==> 09-22: inputs <==
==> flow/design.v <==
module bldc_esc #(parameter DATA_WIDTH = 16,parameter debounce = 3)(
  input clk,              		 
  input reset,            		 
  input pwm_en,						 
  input encoder_a,  				 
  input encoder_b,  				 
  input [DATA_WIDTH-1:0] pwm_period,	 
  input [DATA_WIDTH-1:0] period_reference,	 
  input [DATA_WIDTH-1:0] Kp_ext, 
  input [DATA_WIDTH-1:0] Ki_ext, 
  input [DATA_WIDTH-1:0] Kd_ext, 
  input override_internal_pid,		 
  output reg motor_positive,   		 
  output reg motor_negative 			 
);
  reg motor_pwm;
  reg [DATA_WIDTH-1:0] pwm_counter;
  reg [DATA_WIDTH-1:0] pwm_duty_cycle;
  reg [1:0]encoder_state;
  reg [1:0]prev_encoder_state;
  reg [1:0]pwm_direction;
  reg [DATA_WIDTH-1:0] period_speed ; 
  reg [DATA_WIDTH-1:0] speed_ctr;
  reg [DATA_WIDTH-1:0] Kp ;
  reg [DATA_WIDTH-1:0] Ki ;
  reg [DATA_WIDTH-1:0] Kd ;
  reg signed[DATA_WIDTH-1:0] error;
  reg signed[(DATA_WIDTH)-1:0] integral;
  reg signed[DATA_WIDTH-1:0] derivative;
  reg signed [(DATA_WIDTH)-1:0] pid_output;
  reg signed[DATA_WIDTH-1:0] previous_error;
  reg [2:0] encoder_a_shift_reg;
  reg encoder_a_reg;
  reg [2:0] encoder_b_shift_reg;
  reg encoder_b_reg;
 always @(posedge clk or posedge reset) begin
    if (reset) begin
        integral <= 16'b0;
        pwm_counter <= {DATA_WIDTH{1'b0}};
        encoder_state <= 2'b0;
        prev_encoder_state <= 2'b0;
        pwm_direction<=2'b00;
        motor_positive<=1'b0;
        motor_negative<=1'b0;
        Kp <= 16'd1;
        Ki <= 16'd0;
        Kd <= 16'd0;
        speed_ctr<={DATA_WIDTH{1'b0}};
        previous_error <= {DATA_WIDTH{1'b0}};
        error<=8'b0;
        period_speed <= 16'b0;
        pid_output <= 16'b0;
        derivative <= 16'b0;
        pwm_duty_cycle <= 16'b0;
        motor_pwm <= 1'b0;
        encoder_a_shift_reg <= 3'b0;
        encoder_a_reg <= 1'b0;
        encoder_b_shift_reg <= 3'b0;
        encoder_b_reg <= 1'b0;
    end 
    else begin
        encoder_a_shift_reg <= {encoder_a_shift_reg[debounce-2:0],encoder_a};
        if (encoder_a_shift_reg == {debounce{1'b0}} || encoder_a_shift_reg == {debounce{1'b1}})begin
            encoder_a_reg <= encoder_a_shift_reg[0];
        end
        encoder_b_shift_reg <= {encoder_b_shift_reg[debounce-2:0],encoder_b};
        if (encoder_b_shift_reg == {debounce{1'b0}} || encoder_b_shift_reg == {debounce{1'b1}})begin
            encoder_b_reg <= encoder_b_shift_reg[0];
        end
        pid_output <= Kp * error + Ki * integral + Kd * derivative;	 
        if(pid_output<1) begin			 
			pwm_duty_cycle<=pwm_period;
		end 
		else if (pid_output>pwm_period) begin	 
			pwm_duty_cycle<=1;
		end 
		else begin
			pwm_duty_cycle<= pid_output;	 
		end
        derivative <= error - previous_error;
        if (integral + error > 2047) begin  
            integral <= 2047;  
        end 
        else if (integral + error < -2048) begin
            integral <= -2048; 
        end 
        else begin
            integral <= integral + error;  
        end
        previous_error<=error;
        error <= period_reference - period_speed;
        motor_pwm <= (pwm_counter < pwm_duty_cycle) & pwm_en;  
        if (pwm_counter == pwm_period) begin
            pwm_counter <= 16'd0;
        end
        else begin
            pwm_counter <= pwm_counter + 1;
        end
        encoder_state <= {encoder_a_reg, encoder_b_reg};
        prev_encoder_state <= encoder_state;
        case ({encoder_state, prev_encoder_state})
            4'b0100, 4'b1101,4'b1011: begin 
                pwm_direction<=2'b10;
            end
            4'b1000,4'b1110,4'b0111: begin 
                pwm_direction<=2'b01;
            end
            4'b1100, 4'b0011, 4'b1001,4'b0110: begin 
                pwm_direction<=2'b00;
            end
            default: begin
                pwm_direction<=pwm_direction; 
            end
        endcase
        if(pwm_en==1'b0)begin
            motor_positive<=1'b0;
            motor_negative<=1'b0;
		end 
		else begin
            case(pwm_direction)
                2'b00: begin
      				if(period_reference>32767) begin  
						motor_positive<=1'b0;
						motor_negative<=motor_pwm;
					end
					else begin
						motor_positive<=motor_pwm;
						motor_negative<=1'b0;
					end
                end 
                2'b01:begin
                    motor_positive<=1'b0;
                    motor_negative<=motor_pwm;
                end
                2'b10:begin
                    motor_positive<=motor_pwm;
                    motor_negative<=1'b0;
                end
                default: begin
                    motor_positive <= 1'b0;
                    motor_negative <= 1'b0;
                end
            endcase
        end
		if(override_internal_pid) begin
			Kp<=Kp_ext;
			Ki<=Ki_ext;
			Kd<=Kd_ext;
		end 
		else begin
			Kp<=Kp;
			Ki<=Ki;
			Kd<=Kd;
		end
      if((prev_encoder_state[0]==1'b0 && encoder_a_reg==1'b1) || speed_ctr==16'h00ff) begin
            period_speed<=speed_ctr;
            speed_ctr<={DATA_WIDTH{1'b0}};
        end else begin
            speed_ctr<=speed_ctr+1;
        end
    end
 end
endmodule
==> flow/run.sh <==
#!/bin/bash
# the make line also repeats each setting of config.mk as NAME=value (left out here)
make -C /OpenROAD-flow-scripts/flow DESIGN_CONFIG=/design/flow/config.mk WORK_HOME=/design/flow/orfs CLKGATE_MAP_FILE= finish
==> flow/config.mk <==
export PLATFORM = sky130hd
export DESIGN_NAME = bldc_esc
export DESIGN_NICKNAME = bldc_esc
export VERILOG_FILES = /design/flow/design.v
export SDC_FILE = /design/flow/constraint.sdc
export NUM_CORES = 4
export LEC_CHECK = 0
export CAP_MARGIN = 20
export CELL_PAD_IN_SITES_DETAIL_PLACEMENT = 0
export CORE_ASPECT_RATIO = 1.26
export CORE_MARGIN = 2
export CORE_UTILIZATION = 71
export CTS_CLUSTER_DIAMETER = 103
export GPL_ROUTABILITY_DRIVEN = 1
export MAX_ROUTING_LAYER = met4
export MIN_ROUTING_LAYER = met1
export PLACE_DENSITY_LB_ADDON = 0.15
export SETUP_SLACK_MARGIN = 0.34
export SLEW_MARGIN = 40
export TNS_END_PERCENT = 55
==> flow/constraint.sdc <==
create_clock -name core_clock -period 3.4 [get_ports {clk}]
set_input_delay 0.6800 -clock core_clock [delete_from_list [all_inputs] [get_ports {clk}]]
set_output_delay 0.6800 -clock core_clock [all_outputs]
set_load 0.01 [all_outputs]
==> 04-11 (differences from 09-22) <==
--- a/flow/config.mk
+++ b/flow/config.mk
@@ -10,11 +10,11 @@
 export CORE_ASPECT_RATIO = 1.26
 export CORE_MARGIN = 2
-export CORE_UTILIZATION = 71
+export CORE_UTILIZATION = 72
 export CTS_CLUSTER_DIAMETER = 103
 export GPL_ROUTABILITY_DRIVEN = 1
-export MAX_ROUTING_LAYER = met4
+export MAX_ROUTING_LAYER = met5
 export MIN_ROUTING_LAYER = met1
 export PLACE_DENSITY_LB_ADDON = 0.15
-export SETUP_SLACK_MARGIN = 0.34
-export SLEW_MARGIN = 40
+export SETUP_SLACK_MARGIN = 0.8
+export SLEW_MARGIN = 20
 export TNS_END_PERCENT = 55
==> flow/constraint.sdc (replaced) <==
create_clock -name core_clock -period 7.36 [get_ports {clk}]
set_input_delay 1.4720 -clock core_clock [delete_from_list [all_inputs] [get_ports {clk}]]
set_output_delay 1.4720 -clock core_clock [all_outputs]
set_load 0.01 [all_outputs]
==> results.txt <==
fresh numbers from the pnr run: status=finished with violations, Failed Checks=negative setup slack, fill cell count=~1600, setup_tns=-35.78 ns, Final Worst Setup Slack=-3.35 ns, final-report setup violation count=25, total wire length=just under 70000 µm
Source of the figures above: 09-22

==> results.txt <==
fresh numbers from the pnr run: setup_tns=0 ns, total wire length=~63000 µm, final-report setup violation count=0, routed wl met2=between 30000 and 40000 µm, Final Worst Setup Slack=roughly 0.57 ns, status=no timing/DRC/antenna violations, fill cell count=1893
Source of the figures above: 04-11


==> v14: inputs <==
RTL: the design.v shown in full above, as it stands there.
Settings: LEC_CHECK=0, ABC_AREA=1, CAP_MARGIN=20, CORE_MARGIN=2, CORE_UTILIZATION=72, PLACE_DENSITY=0.42, SLEW_MARGIN=20; clock period 4.31 ns.
run.sh (not shown) runs the stock make flow with config.mk's settings and CLKGATE_MAP_FILE=.
==> v30: changes against v14 <==
ABC_AREA = default   (was 1)
CTS_CLUSTER_SIZE = 51   (was default)
PLACE_DENSITY = default   (was 0.42)
PLACE_DENSITY_LB_ADDON = 0.01   (was default)
SETUP_SLACK_MARGIN = 0.34   (was default)
==> flow/constraint.sdc (replaced) <==
create_clock -name core_clock -period 6.24 [get_ports {clk}]
set_input_delay 1.2480 -clock core_clock [delete_from_list [all_inputs] [get_ports {clk}]]
set_output_delay 1.2480 -clock core_clock [all_outputs]
set_load 0.01 [all_outputs]
==> results.txt <==
run results: Late-Pin Clk Latency=0.56 ns, yosys xor share=0.07045, Final setup violation count=8, Worst path depth=24, detailed placer's ending HPWL=47160 um, cell count after placement=just under 3000, fin worst setup slack=-0.5283 ns, Yosys Chip Area=22750 um^2, status=complete, but fails checks, SO Faults=setup timing
The numbers above come from v30.

==> results.txt <==
run results: cell count after placement=around 3600, yosys xor share=0.04318, Final setup violation count=13, SO Faults=setup timing, Late-Pin Clk Latency=between 0.5 and 0.6 ns, Top cells by area=fa_1 (24%), dfrtp_1 (22%), inv_1 (14%), fin worst setup slack=-2.611 ns, detailed placer's ending HPWL=52370 um, status=complete, but fails checks, Yosys Chip Area=~24000 um^2
The numbers above come from v14.


==> branch zinc <==
Starts from the design.v that is shown in full above.
make LEC_CHECK=0 ABC_AREA=1 CAP_MARGIN=20 CELL_PAD_IN_SITES_DETAIL_PLACEMENT=1 CORE_ASPECT_RATIO=1.26 CORE_MARGIN=6 CORE_UTILIZATION=28 CTS_CLUSTER_DIAMETER=397 GPL_ROUTABILITY_DRIVEN=1 GPL_TIMING_DRIVEN=0 MAX_ROUTING_LAYER=met5 MIN_ROUTING_LAYER=met2 PLACE_DENSITY_LB_ADDON=0.15 SETUP_SLACK_MARGIN=0.8 SLEW_MARGIN=20 TNS_END_PERCENT=55 finish   # period 4.24 ns
==> branch willow: changes against branch zinc <==
--- a/flow/config.mk
+++ b/flow/config.mk
@@ -7,13 +7,11 @@
 export LEC_CHECK = 0
-export ABC_AREA = 1
 export CAP_MARGIN = 20
-export CELL_PAD_IN_SITES_DETAIL_PLACEMENT = 1
+export CELL_PAD_IN_SITES_DETAIL_PLACEMENT = 0
 export CORE_ASPECT_RATIO = 1.26
 export CORE_MARGIN = 6
-export CORE_UTILIZATION = 28
-export CTS_CLUSTER_DIAMETER = 397
+export CORE_UTILIZATION = 60
+export CTS_CLUSTER_DIAMETER = 103
 export GPL_ROUTABILITY_DRIVEN = 1
-export GPL_TIMING_DRIVEN = 0
 export MAX_ROUTING_LAYER = met5
-export MIN_ROUTING_LAYER = met2
+export MIN_ROUTING_LAYER = met1
 export PLACE_DENSITY_LB_ADDON = 0.15
==> flow/constraint.sdc (replaced) <==
create_clock -name core_clock -period 3.6 [get_ports {clk}]
set_input_delay 0.7200 -clock core_clock [delete_from_list [all_inputs] [get_ports {clk}]]
set_output_delay 0.7200 -clock core_clock [all_outputs]
set_load 0.01 [all_outputs]
==> branch garnet: changes against branch zinc <==
==> flow/config.mk (replaced) <==
export PLATFORM = sky130hd
export DESIGN_NAME = bldc_esc
export DESIGN_NICKNAME = bldc_esc
export VERILOG_FILES = /design/flow/design.v
export SDC_FILE = /design/flow/constraint.sdc
export NUM_CORES = 4
export LEC_CHECK = 0
export CAP_MARGIN = 20
export CORE_MARGIN = 2
export CORE_UTILIZATION = 40
export PLACE_DENSITY = 0.6
export SLEW_MARGIN = 20
==> flow/constraint.sdc (replaced) <==
create_clock -name core_clock -period 8.0 [get_ports {clk}]
set_input_delay 1.6000 -clock core_clock [delete_from_list [all_inputs] [get_ports {clk}]]
set_output_delay 1.6000 -clock core_clock [all_outputs]
set_load 0.01 [all_outputs]
==> flow_metrics.env <==
# flow metrics
export IMPL_worst_slack_ns=-2.67
export IMPL_cts_resized=219
export IMPL_status="failed layout checks"
export IMPL_finalSetupViolations=13
export IMPL_failed_checks="setup timing"
export IMPL_synthTopCellsByArea="fa_1 24%, dfrtp_1 22%, inv_1 14%"
export IMPL_cts_buffers=27
export IMPL_holdWs_ns=0.373
# the run above: branch zinc

==> flow_metrics.env <==
# flow metrics
export IMPL_cts_buffers=26
export IMPL_status="finished clean"
export IMPL_holdWs_ns=0.376
export IMPL_yosys_area_mm2=0.0228
export IMPL_synthTopCellsByArea="fa_1 26%, dfrtp_1 23%, ha_1 12%"
# the run above: branch garnet

==> flow_metrics.env <==
# flow metrics
export IMPL_status="failed layout checks"
export IMPL_failed_checks="setup timing"
export IMPL_cts_resized=169
export IMPL_cts_buffers=23
export IMPL_finalSetupViolations=13
export IMPL_worst_slack_ns=-3.07
# the run above: branch willow


==> wip/tundra <==
RTL: the design.v shown in full above, as it stands there.
clock: 6.17 ns
lec_check: 0
cap_margin: 20
core_margin: 2
core_utilization: 72
cts_cluster_size: 80
place_density_lb_addon: 0.01
setup_slack_margin: 0.76
slew_margin: 20
==> inputs of wip/nickel, as changes to wip/tundra <==
--- a/flow/config.mk
+++ b/flow/config.mk
@@ -8,7 +8,5 @@
 export CAP_MARGIN = 20
 export CORE_MARGIN = 2
-export CORE_UTILIZATION = 72
-export CTS_CLUSTER_SIZE = 80
-export PLACE_DENSITY_LB_ADDON = 0.01
-export SETUP_SLACK_MARGIN = 0.76
+export CORE_UTILIZATION = 40
+export PLACE_DENSITY = 0.6
 export SLEW_MARGIN = 20
==> flow/constraint.sdc (replaced) <==
create_clock -name core_clock -period 7.4 [get_ports {clk}]
set_input_delay 1.4800 -clock core_clock [delete_from_list [all_inputs] [get_ports {clk}]]
set_output_delay 1.4800 -clock core_clock [all_outputs]
set_load 0.01 [all_outputs]
==> inputs of wip/violet, as changes to wip/tundra <==
--- a/flow/config.mk
+++ b/flow/config.mk
@@ -9,6 +9,5 @@
 export CORE_MARGIN = 2
 export CORE_UTILIZATION = 72
-export CTS_CLUSTER_SIZE = 80
 export PLACE_DENSITY_LB_ADDON = 0.01
-export SETUP_SLACK_MARGIN = 0.76
+export SETUP_SLACK_MARGIN = 1.8
 export SLEW_MARGIN = 20
==> flow/constraint.sdc (replaced) <==
create_clock -name core_clock -period 6.24 [get_ports {clk}]
set_input_delay 1.2480 -clock core_clock [delete_from_list [all_inputs] [get_ports {clk}]]
set_output_delay 1.2480 -clock core_clock [all_outputs]
set_load 0.01 [all_outputs]
==> inputs of wip/xenon, as changes to wip/tundra <==
--- a/flow/config.mk
+++ b/flow/config.mk
@@ -8,7 +8,5 @@
 export CAP_MARGIN = 20
 export CORE_MARGIN = 2
-export CORE_UTILIZATION = 72
-export CTS_CLUSTER_SIZE = 80
-export PLACE_DENSITY_LB_ADDON = 0.01
-export SETUP_SLACK_MARGIN = 0.76
+export CORE_UTILIZATION = 64
+export PLACE_DENSITY = 0.6
 export SLEW_MARGIN = 20
==> flow/constraint.sdc (replaced) <==
create_clock -name core_clock -period 7.4 [get_ports {clk}]
set_input_delay 1.4800 -clock core_clock [delete_from_list [all_inputs] [get_ports {clk}]]
set_output_delay 1.4800 -clock core_clock [all_outputs]
set_load 0.01 [all_outputs]
==> metrics.cfg <==
[status]
status = finished clean

[final_layout]
nNonClkBuffers = 126
utilization_pct = 45.3

[worst_hold_path]
holdPathEnd = encoder_a_shift_reg[1]$_DFF_PP0_
hold_path.startpoint = encoder_a_shift_reg[0]$_DFF_PP0_

[critical_path]
reg2reg_depth = 23

[place]
placed_area_mm2 = 0.0246
dp_slack_ns = 0.302

[global_route]
grt_use_total_pct = 21.0

[timing]
min_period_ns = 7.12

[routing]
via_per_inst = 4.90
avgRoutedWirePerCell_um = 18.4

That was wip/nickel.
==> metrics.cfg <==
[status]
status = complete, but fails checks
so_faults = setup timing

[final_layout]
utilization_pct = 86.2

[timing]
setup_viol = 8
setup_slack_ns = -0.650

[worst_hold_path]
hold_path.startpoint = encoder_b_shift_reg[0]$_DFF_PP0_

[place]
placed_area_mm2 = 0.0254

That was wip/violet.
==> metrics.cfg <==
[routing]
avgRoutedWirePerCell_um = 19.4

[final_layout]
utilization_pct = 70.9

[place]
dp_slack_ns = 0.183
placed_area_mm2 = 0.0242

[status]
status = finished clean

[worst_hold_path]
hold_path.startpoint = encoder_a_shift_reg[0]$_DFF_PP0_
holdPathEnd = encoder_a_shift_reg[1]$_DFF_PP0_

[timing]
min_period_ns = 7.16

That was wip/xenon.
==> metrics.cfg <==
[timing]
setup_viol = 8
setup_slack_ns = -0.510

[status]
so_faults = setup timing
status = complete, but fails checks

[worst_hold_path]
holdPathEnd = encoder_b_shift_reg[1]$_DFF_PP0_
hold_path.startpoint = encoder_b_shift_reg[0]$_DFF_PP0_

[global_route]
grt_use_total_pct = 37.8

That was wip/tundra.
